## run A
## HandwashSensor
module HandwashSensor(
    input clk,
    input reset,
    input acceptLeftHandDistance,
    input [15:0] leftHandDistance,
    input acceptLeftHandGain,
    input [7:0] leftHandGain,
    input acceptRightHandDistance,
    input [15:0] rightHandDistance,
    input acceptRightHandGain,
    input [7:0] rightHandGain,
    output waterOn
);
reg [15:0] leftHandDistanceHeld;
 always@(posedge clk)  begin
     if(reset)
         leftHandDistanceHeld <= 0;
     else if(acceptLeftHandDistance)
         leftHandDistanceHeld <= leftHandDistance;
     else
         leftHandDistanceHeld <= leftHandDistanceHeld;
 end
reg [7:0] leftHandGainHeld;
 always@(posedge clk)  begin
     if(reset)
         leftHandGainHeld <= 0;
     else if(acceptLeftHandGain)
         leftHandGainHeld <= leftHandGain;
     else
         leftHandGainHeld <= leftHandGainHeld;
 end
reg [15:0] rightHandDistanceHeld;
 always@(posedge clk)  begin
     if(reset)
         rightHandDistanceHeld <= 0;
     else if(acceptRightHandDistance)
         rightHandDistanceHeld <= rightHandDistance;
     else
         rightHandDistanceHeld <= rightHandDistanceHeld;
 end
reg [7:0] rightHandGainHeld;
 always@(posedge clk)  begin
     if(reset)
         rightHandGainHeld <= 0;
  ...
Size: roughly 1600 cells after synthesis, ~80 flip-flops, roughly 55 I/O pins, ~0.011 mm2 of cells after synthesis.
Settings: LEC_CHECK=0, ABC_AREA=1, CAP_MARGIN=20, CORE_ASPECT_RATIO=0.91, CORE_MARGIN=2, CORE_UTILIZATION=72, CTS_CLUSTER_DIAMETER=54, CTS_CLUSTER_SIZE=93, MAX_ROUTING_LAYER=met4, PLACE_DENSITY_LB_ADDON=0.06, SETUP_SLACK_MARGIN=0.45, SLEW_MARGIN=20, TNS_END_PERCENT=75; clock period 5.41 ns.
run.sh (not shown) runs the stock make flow with config.mk's settings and CLKGATE_MAP_FILE=.
Run A did not stop at any stage, and its layout met the timing, DRC and antenna checks.
Inputs modified between run A and run B:
Settings: putting PLACE_DENSITY at 0.41 where nothing was set; clearing SETUP_SLACK_MARGIN, which used to be 0.45; clearing CORE_ASPECT_RATIO, which used to be 0.91; clearing PLACE_DENSITY_LB_ADDON, which used to be 0.06; clearing TNS_END_PERCENT, which used to be 75; clearing MAX_ROUTING_LAYER, which used to be met4; clearing CTS_CLUSTER_DIAMETER, which used to be 54; swapping 93 for 97 in CTS_CLUSTER_SIZE; clearing ABC_AREA, which used to be 1; swapping 5.41 for 9.73 in the clock period (ns, I/O delays scaled along).
Findings:
Total chip power (lower): run B
Worst-case hold slack in run B is 0.016 ns lower than in run A
Relative to run A, run B improves first-pass GRT wire length.
Post-synthesis share of cell area spent on and-or and or-and gates in run B vs run A: down 2.2 points
## Diff of input files: run C against run B
Settings: swapping 72 for 40 in CORE_UTILIZATION; clearing PLACE_DENSITY, which used to be 0.41; clearing CTS_CLUSTER_SIZE, which used to be 97; swapping 9.73 for 7.0 in the clock period (ns, I/O delays scaled along).
Run B → run C: power density over cell area rose 35%, global-route usage lower, post-DP HPWL saw an increase, share of cell area taken by flip-flops and latches went down 0.22 points, power attributed to the clock group now sits higher. Final cell area: run C above run B. Diff run B -> run C | wire length | decrease of 1.9%. Power drawn by the combinational cells: run C vs run B up about 36%.

========
## exp/umber
Starting RTL as in the previous note.
## HandwashSensor
module HandwashSensor(
    input clk,
    input reset,
    input acceptLeftHandDistance,
    input [15:0] leftHandDistance,
    input acceptLeftHandGain,
    input [7:0] leftHandGain,
    input acceptRightHandDistance,
    input [15:0] rightHandDistance,
    input acceptRightHandGain,
    input [7:0] rightHandGain,
    output waterOn
);
reg [15:0] leftHandDistanceHeld;
 always@(posedge clk)  begin
     if(reset)
         leftHandDistanceHeld <= 0;
     else if(acceptLeftHandDistance)
         leftHandDistanceHeld <= leftHandDistance;
     else
         leftHandDistanceHeld <= leftHandDistanceHeld;
 end
reg [7:0] leftHandGainHeld;
 always@(posedge clk)  begin
     if(reset)
         leftHandGainHeld <= 0;
     else if(acceptLeftHandGain)
         leftHandGainHeld <= leftHandGain;
     else
         leftHandGainHeld <= leftHandGainHeld;
 end
reg [15:0] rightHandDistanceHeld;
 always@(posedge clk)  begin
     if(reset)
         rightHandDistanceHeld <= 0;
     else if(acceptRightHandDistance)
         rightHandDistanceHeld <= rightHandDistance;
     else
         rightHandDistanceHeld <= rightHandDistanceHeld;
 end
reg [7:0] rightHandGainHeld;
 always@(posedge clk)  begin
     if(reset)
         rightHandGainHeld <= 0;
     else if(acceptRightHandGain)
         rightHandGainHeld <= rightHandGain;
     else
         rightHandGainHeld <= rightHandGainHeld;
 end
wire [15:0] leftHand;
 wire [23:0] leftHandDistanceHeld_Mult_leftHandGainHeld;
 DSP48_AxB dsp_leftHandDistanceHeld_Mult_leftHandGainHeld(
     .CLK(clk),
  ...
Settings: LEC_CHECK=0, ABC_AREA=1, CAP_MARGIN=20, CELL_PAD_IN_SITES_DETAIL_PLACEMENT=1, CORE_ASPECT_RATIO=1.17, CORE_MARGIN=10, CORE_UTILIZATION=35, CTS_CLUSTER_SIZE=78, GPL_ROUTABILITY_DRIVEN=0, GPL_TIMING_DRIVEN=0, MAX_ROUTING_LAYER=met4, PLACE_DENSITY_LB_ADDON=0.14, SLEW_MARGIN=5; clock period 7.0 ns.
exp/umber finished all stages; the layout is clean.
For exp/xenon, these inputs were changed with respect to exp/umber:
Settings: setting TNS_END_PERCENT to 15 for the first time; changing CORE_MARGIN from 10 to 8; changing CORE_UTILIZATION from 35 to 40; changing CTS_CLUSTER_SIZE from 78 to 100; removing CELL_PAD_IN_SITES_DETAIL_PLACEMENT (formerly 1); removing MAX_ROUTING_LAYER (formerly met4); changing SLEW_MARGIN from 5 to 20; setting CTS_CLUSTER_DIAMETER to 224 for the first time; removing GPL_TIMING_DRIVEN (formerly 0); removing PLACE_DENSITY_LB_ADDON (formerly 0.14); removing GPL_ROUTABILITY_DRIVEN (formerly 0); changing CORE_ASPECT_RATIO from 1.17 to 0.5.
### Flow results
exp/xenon was carried through to the last stage, and its layout satisfied the timing, DRC and antenna checks. Comparing exp/xenon and exp/umber, the lower overall die height is on exp/xenon. exp/xenon vs exp/umber — total wire length after detailed routing dropped by more than 10%. exp/xenon ended up with rightHandGainHeld[7] as its origin of the worst setup path; exp/umber ended up with rightHandGainHeld[4]. In the metrics for exp/xenon and exp/umber, the one carrying the lower critical path depth is exp/xenon. Compared with exp/umber, in exp/xenon register-to-register slack higher; overall routing resource usage lower; multi-input combinational area share higher; layout-stage area growth over the synthesis result lower.
Edits applied to the flow inputs when going from exp/xenon to exp/nickel:
Settings: CORE_MARGIN now 10, was 8; CORE_ASPECT_RATIO now 1.85, was 0.5; SETUP_SLACK_MARGIN now 1.5, previously not set; TNS_END_PERCENT no longer set, was 15; CAP_MARGIN now 40, was 20; PLACE_DENSITY now 0.53, previously not set; HOLD_SLACK_MARGIN now 0.29, previously not set; GPL_ROUTABILITY_DRIVEN now 0, previously not set; ABC_AREA no longer set, was 1; CTS_CLUSTER_DIAMETER no longer set, was 224; CTS_CLUSTER_SIZE no longer set, was 100; MIN_ROUTING_LAYER now met2, previously not set.
Notes after the runs:
Going from exp/xenon to exp/nickel, full die area shrinks by 2.4%. Area added between synthesis and finish up 1.7 points in exp/nickel wrt exp/xenon. Measured against exp/nickel, the first-pass GRT wire length of exp/xenon comes out at 1.07 times the reference value. [exp/nickel vs exp/xenon] synthesized cell count: lower in exp/nickel. On placement-stage worst setup slack, exp/xenon beats exp/nickel. Compared to exp/xenon, exp/nickel has switching power total 31% lower. Setup slack after layout: exp/nickel worse than exp/xenon.
Input changes introduced in exp/yarrow (baseline for comparison: exp/nickel):
Settings: a deleted SETUP_SLACK_MARGIN that had been 1.5; an added CELL_PAD_IN_SITES_DETAIL_PLACEMENT of 1; a change of CORE_ASPECT_RATIO from 1.85 to 1.17; an added PLACE_DENSITY_LB_ADDON of 0.25; a change of CAP_MARGIN from 40 to 30; an added MAX_ROUTING_LAYER of met4; an added CTS_CLUSTER_SIZE of 78; a deleted HOLD_SLACK_MARGIN that had been 0.29; a deleted MIN_ROUTING_LAYER that had been met2; a deleted PLACE_DENSITY that had been 0.53.
## What came out
- Diff exp/nickel -> exp/yarrow: flip-flop and latch share of the layout cell area now sits at about the same level, via count of the first global-routing pass now sits lower, smallest setup slack after layout now sits higher, design internal power now sits lower.
- Relative contribution of combinational cells to total power for exp/yarrow: 0.2 points down relative to exp/nickel
- Multi-input logic cell count: exp/yarrow vs exp/nickel — no meaningful difference
- Between exp/nickel and exp/yarrow, the clock skew does not differ in any meaningful way.
- The worst hold slack on exp/nickel is in line with that on exp/yarrow.
## Diff of input files: exp/delta against exp/yarrow
Settings: ABC_AREA now 0, previously not set; GPL_TIMING_DRIVEN now 0, previously not set; CAP_MARGIN now 20, was 30; PLACE_DENSITY_LB_ADDON now 0.14, was 0.25; SLEW_MARGIN now 5, was 20; CORE_MARGIN now 8, was 10; CORE_UTILIZATION now 43, was 40.
Results
- Non-clock buffer count (exp/delta over exp/yarrow): increase, 32
- From exp/delta to exp/yarrow, total grt overflow did not move at all.
- In exp/delta the layout-stage area growth over the synthesis result turned out 0.88 points higher than in exp/yarrow.
- exp/delta falls short of exp/yarrow in worst path setup slack after routing.
- Between exp/yarrow and exp/delta, the flow reports flip-flop and latch power decreasing by a few percent.
- Comparing exp/delta and exp/yarrow, the lower part of the total power dissipated in combinational logic was measured on exp/yarrow.
- Comparing exp/delta and exp/yarrow, the higher cell area is on exp/delta.
## Diff of input files: exp/willow against exp/delta
Settings: MAX_ROUTING_LAYER: met4 -> unset; PLACE_DENSITY_LB_ADDON: 0.14 -> unset; GPL_ROUTABILITY_DRIVEN: 0 -> unset; CELL_PAD_IN_SITES_DETAIL_PLACEMENT: 1 -> unset; GPL_TIMING_DRIVEN: 0 -> unset; ABC_AREA: 0 -> unset; CORE_UTILIZATION: 43 -> 67; TNS_END_PERCENT: unset -> 15; CTS_CLUSTER_SIZE: 78 -> unset; SLEW_MARGIN: 5 -> 20; CORE_ASPECT_RATIO: 1.17 -> 0.5.
==> comparison <==
Power: exp/willow draws less than exp/delta
Number of vias per cell after detailed routing: exp/willow vs exp/delta up 0.39
Relative to exp/delta, detailed-routing iteration count for the pre-antenna-repair pass increased by 1 in exp/willow.
Diff exp/delta -> exp/willow: number of buffers and inverters on the critical path lower; global routing usage on met3 went up by 3.8 points; net switching power of the design now smaller.
Die width was higher in exp/willow than in exp/delta.

========
Setup of run 1:
Starting RTL as in the previous note.
Design HandwashSensor, start of the top module:
module HandwashSensor(
    input clk,
    input reset,
    input acceptLeftHandDistance,
    input [15:0] leftHandDistance,
    input acceptLeftHandGain,
    input [7:0] leftHandGain,
    input acceptRightHandDistance,
    input [15:0] rightHandDistance,
    input acceptRightHandGain,
    input [7:0] rightHandGain,
    output waterOn
);
==> flow/config.mk <==
export PLATFORM = sky130hd
export DESIGN_NAME = HandwashSensor
export DESIGN_NICKNAME = HandwashSensor
export VERILOG_FILES = /design/flow/design.v
export SDC_FILE = /design/flow/constraint.sdc
export NUM_CORES = 4
export LEC_CHECK = 0
export CAP_MARGIN = 35
export CORE_ASPECT_RATIO = 0.76
export CORE_MARGIN = 2
export CORE_UTILIZATION = 58
export CTS_CLUSTER_SIZE = 78
export GPL_ROUTABILITY_DRIVEN = 1
export GPL_TIMING_DRIVEN = 1
export MAX_ROUTING_LAYER = met5
export PLACE_DENSITY_LB_ADDON = 0.08
export SETUP_SLACK_MARGIN = -0.35
export SLEW_MARGIN = 30
export TNS_END_PERCENT = 20
==> flow/constraint.sdc <==
create_clock -name core_clock -period 4.51 [get_ports {clk}]
set_input_delay 0.9020 -clock core_clock [delete_from_list [all_inputs] [get_ports {clk}]]
set_output_delay 0.9020 -clock core_clock [all_outputs]
set_load 0.01 [all_outputs]
Ran to the end and failed final checks on negative setup slack: run 1.
Setup changes, run 1 to run 2
# run 1
export LEC_CHECK = 0
export CAP_MARGIN = 35
export CORE_ASPECT_RATIO = 0.76
export CORE_MARGIN = 2
export CORE_UTILIZATION = 58
export CTS_CLUSTER_SIZE = 78
export GPL_ROUTABILITY_DRIVEN = 1
export GPL_TIMING_DRIVEN = 1
export MAX_ROUTING_LAYER = met5
export PLACE_DENSITY_LB_ADDON = 0.08
export SETUP_SLACK_MARGIN = -0.35
export SLEW_MARGIN = 30
export TNS_END_PERCENT = 20
create_clock -name core_clock -period 4.51 [get_ports {clk}]
# run 2
export LEC_CHECK = 0
export CAP_MARGIN = 35
export CORE_ASPECT_RATIO = 0.53
export CORE_MARGIN = 2
export CORE_UTILIZATION = 72
export CTS_CLUSTER_DIAMETER = 47
export CTS_CLUSTER_SIZE = 78
export GPL_ROUTABILITY_DRIVEN = 1
export GPL_TIMING_DRIVEN = 1
export MAX_ROUTING_LAYER = met5
export PLACE_DENSITY = 0.66
export SETUP_SLACK_MARGIN = 1.28
export SLEW_MARGIN = 30
export TNS_END_PERCENT = 20
create_clock -name core_clock -period 4.51 [get_ports {clk}]
Findings:
Status run 2: flow complete, layout not clean - negative setup slack
[compare] base=run 1 new=run 2: global-route wire length before repair picked up an extra about 25%; fraction of the yosys area taken by sequential cells stayed essentially flat; sequential cell area went up by 4.6%; maximum frequency -0.76%; data arrival time of the worst path has increased.
Final routed wirelength across all metal layers: run 2 worse than run 1
Compared with run 1, run 2 shows vias per cell that has gone up by more than 10%.
Against run 1, net switching component of the power in run 2 came out worse.
In the tables for run 1 and run 2, floorplan die width reads lower with run 1.
From run 1 to run 2 the numbers moved as follows: area of all placed cells without fillers rose 5.6%; flop share of the area about even.
Input changes introduced in run 3 (baseline for comparison: run 2):
# run 2
export LEC_CHECK = 0
export CAP_MARGIN = 35
export CORE_ASPECT_RATIO = 0.53
export CORE_MARGIN = 2
export CORE_UTILIZATION = 72
export CTS_CLUSTER_DIAMETER = 47
export CTS_CLUSTER_SIZE = 78
export GPL_ROUTABILITY_DRIVEN = 1
export GPL_TIMING_DRIVEN = 1
export MAX_ROUTING_LAYER = met5
export PLACE_DENSITY = 0.66
export SETUP_SLACK_MARGIN = 1.28
export SLEW_MARGIN = 30
export TNS_END_PERCENT = 20
create_clock -name core_clock -period 4.51 [get_ports {clk}]
# run 3
export LEC_CHECK = 0
export CAP_MARGIN = 20
export CORE_MARGIN = 2
export CORE_UTILIZATION = 72
export CTS_CLUSTER_DIAMETER = 98
export CTS_CLUSTER_SIZE = 20
export PLACE_DENSITY = 0.66
export SLEW_MARGIN = 20
create_clock -name core_clock -period 4.4 [get_ports {clk}]
==> results <==
Summary — post-route worst setup slack, run 3 relative to run 2: lower, by 0.34 ns. Run 3 finished every stage; the final checks, however, were not passed, the failures being max-capacitance violations, max-slew violations, negative setup slack. Run 3 vs. run 2: die size fell by 0.32%, wire length rose by 24%.
For run 4, these inputs were changed with respect to run 3:
# run 3
export LEC_CHECK = 0
export CAP_MARGIN = 20
export CORE_MARGIN = 2
export CORE_UTILIZATION = 72
export CTS_CLUSTER_DIAMETER = 98
export CTS_CLUSTER_SIZE = 20
export PLACE_DENSITY = 0.66
export SLEW_MARGIN = 20
create_clock -name core_clock -period 4.4 [get_ports {clk}]
# run 4
export LEC_CHECK = 0
export CAP_MARGIN = 20
export CORE_MARGIN = 2
export CORE_UTILIZATION = 64
export SLEW_MARGIN = 20
create_clock -name core_clock -period 4.11 [get_ports {clk}]
Notes after the runs:
The final report for run 4 shows a completed flow and a layout that fails verification, specifically negative setup slack. Changes observed in run 4 relative to run 3: sequential cell area in the final layout shows no meaningful change, number of cell rows shows an increase of 3, post-layout total power shows an increase of about 3.8%, maximum frequency shows an increase of about 10%. Source of the critical timing path: rightHandDistanceHeld[3] -> run 3, leftHandGainHeld[3] -> run 4.
> inputs changed (run 4 -> run 5)
# run 4
export LEC_CHECK = 0
export CAP_MARGIN = 20
export CORE_MARGIN = 2
export CORE_UTILIZATION = 64
export SLEW_MARGIN = 20
create_clock -name core_clock -period 4.11 [get_ports {clk}]
# run 5
export LEC_CHECK = 0
export CAP_MARGIN = 20
export CELL_PAD_IN_SITES_DETAIL_PLACEMENT = 1
export CORE_ASPECT_RATIO = 1.6
export CORE_MARGIN = 2
export CORE_UTILIZATION = 40
export SLEW_MARGIN = 20
create_clock -name core_clock -period 7.0 [get_ports {clk}]
### Flow results
Having completed the whole flow, run 5 delivered a layout that passed the timing, DRC and antenna checks.
Run 5 against run 4: signed area change from the synthesized netlist to the final layout has decreased; core utilization has decreased; clock network fraction of total power has increased.
Power figures rest on the tool's default switching activity, not on a simulated workload.
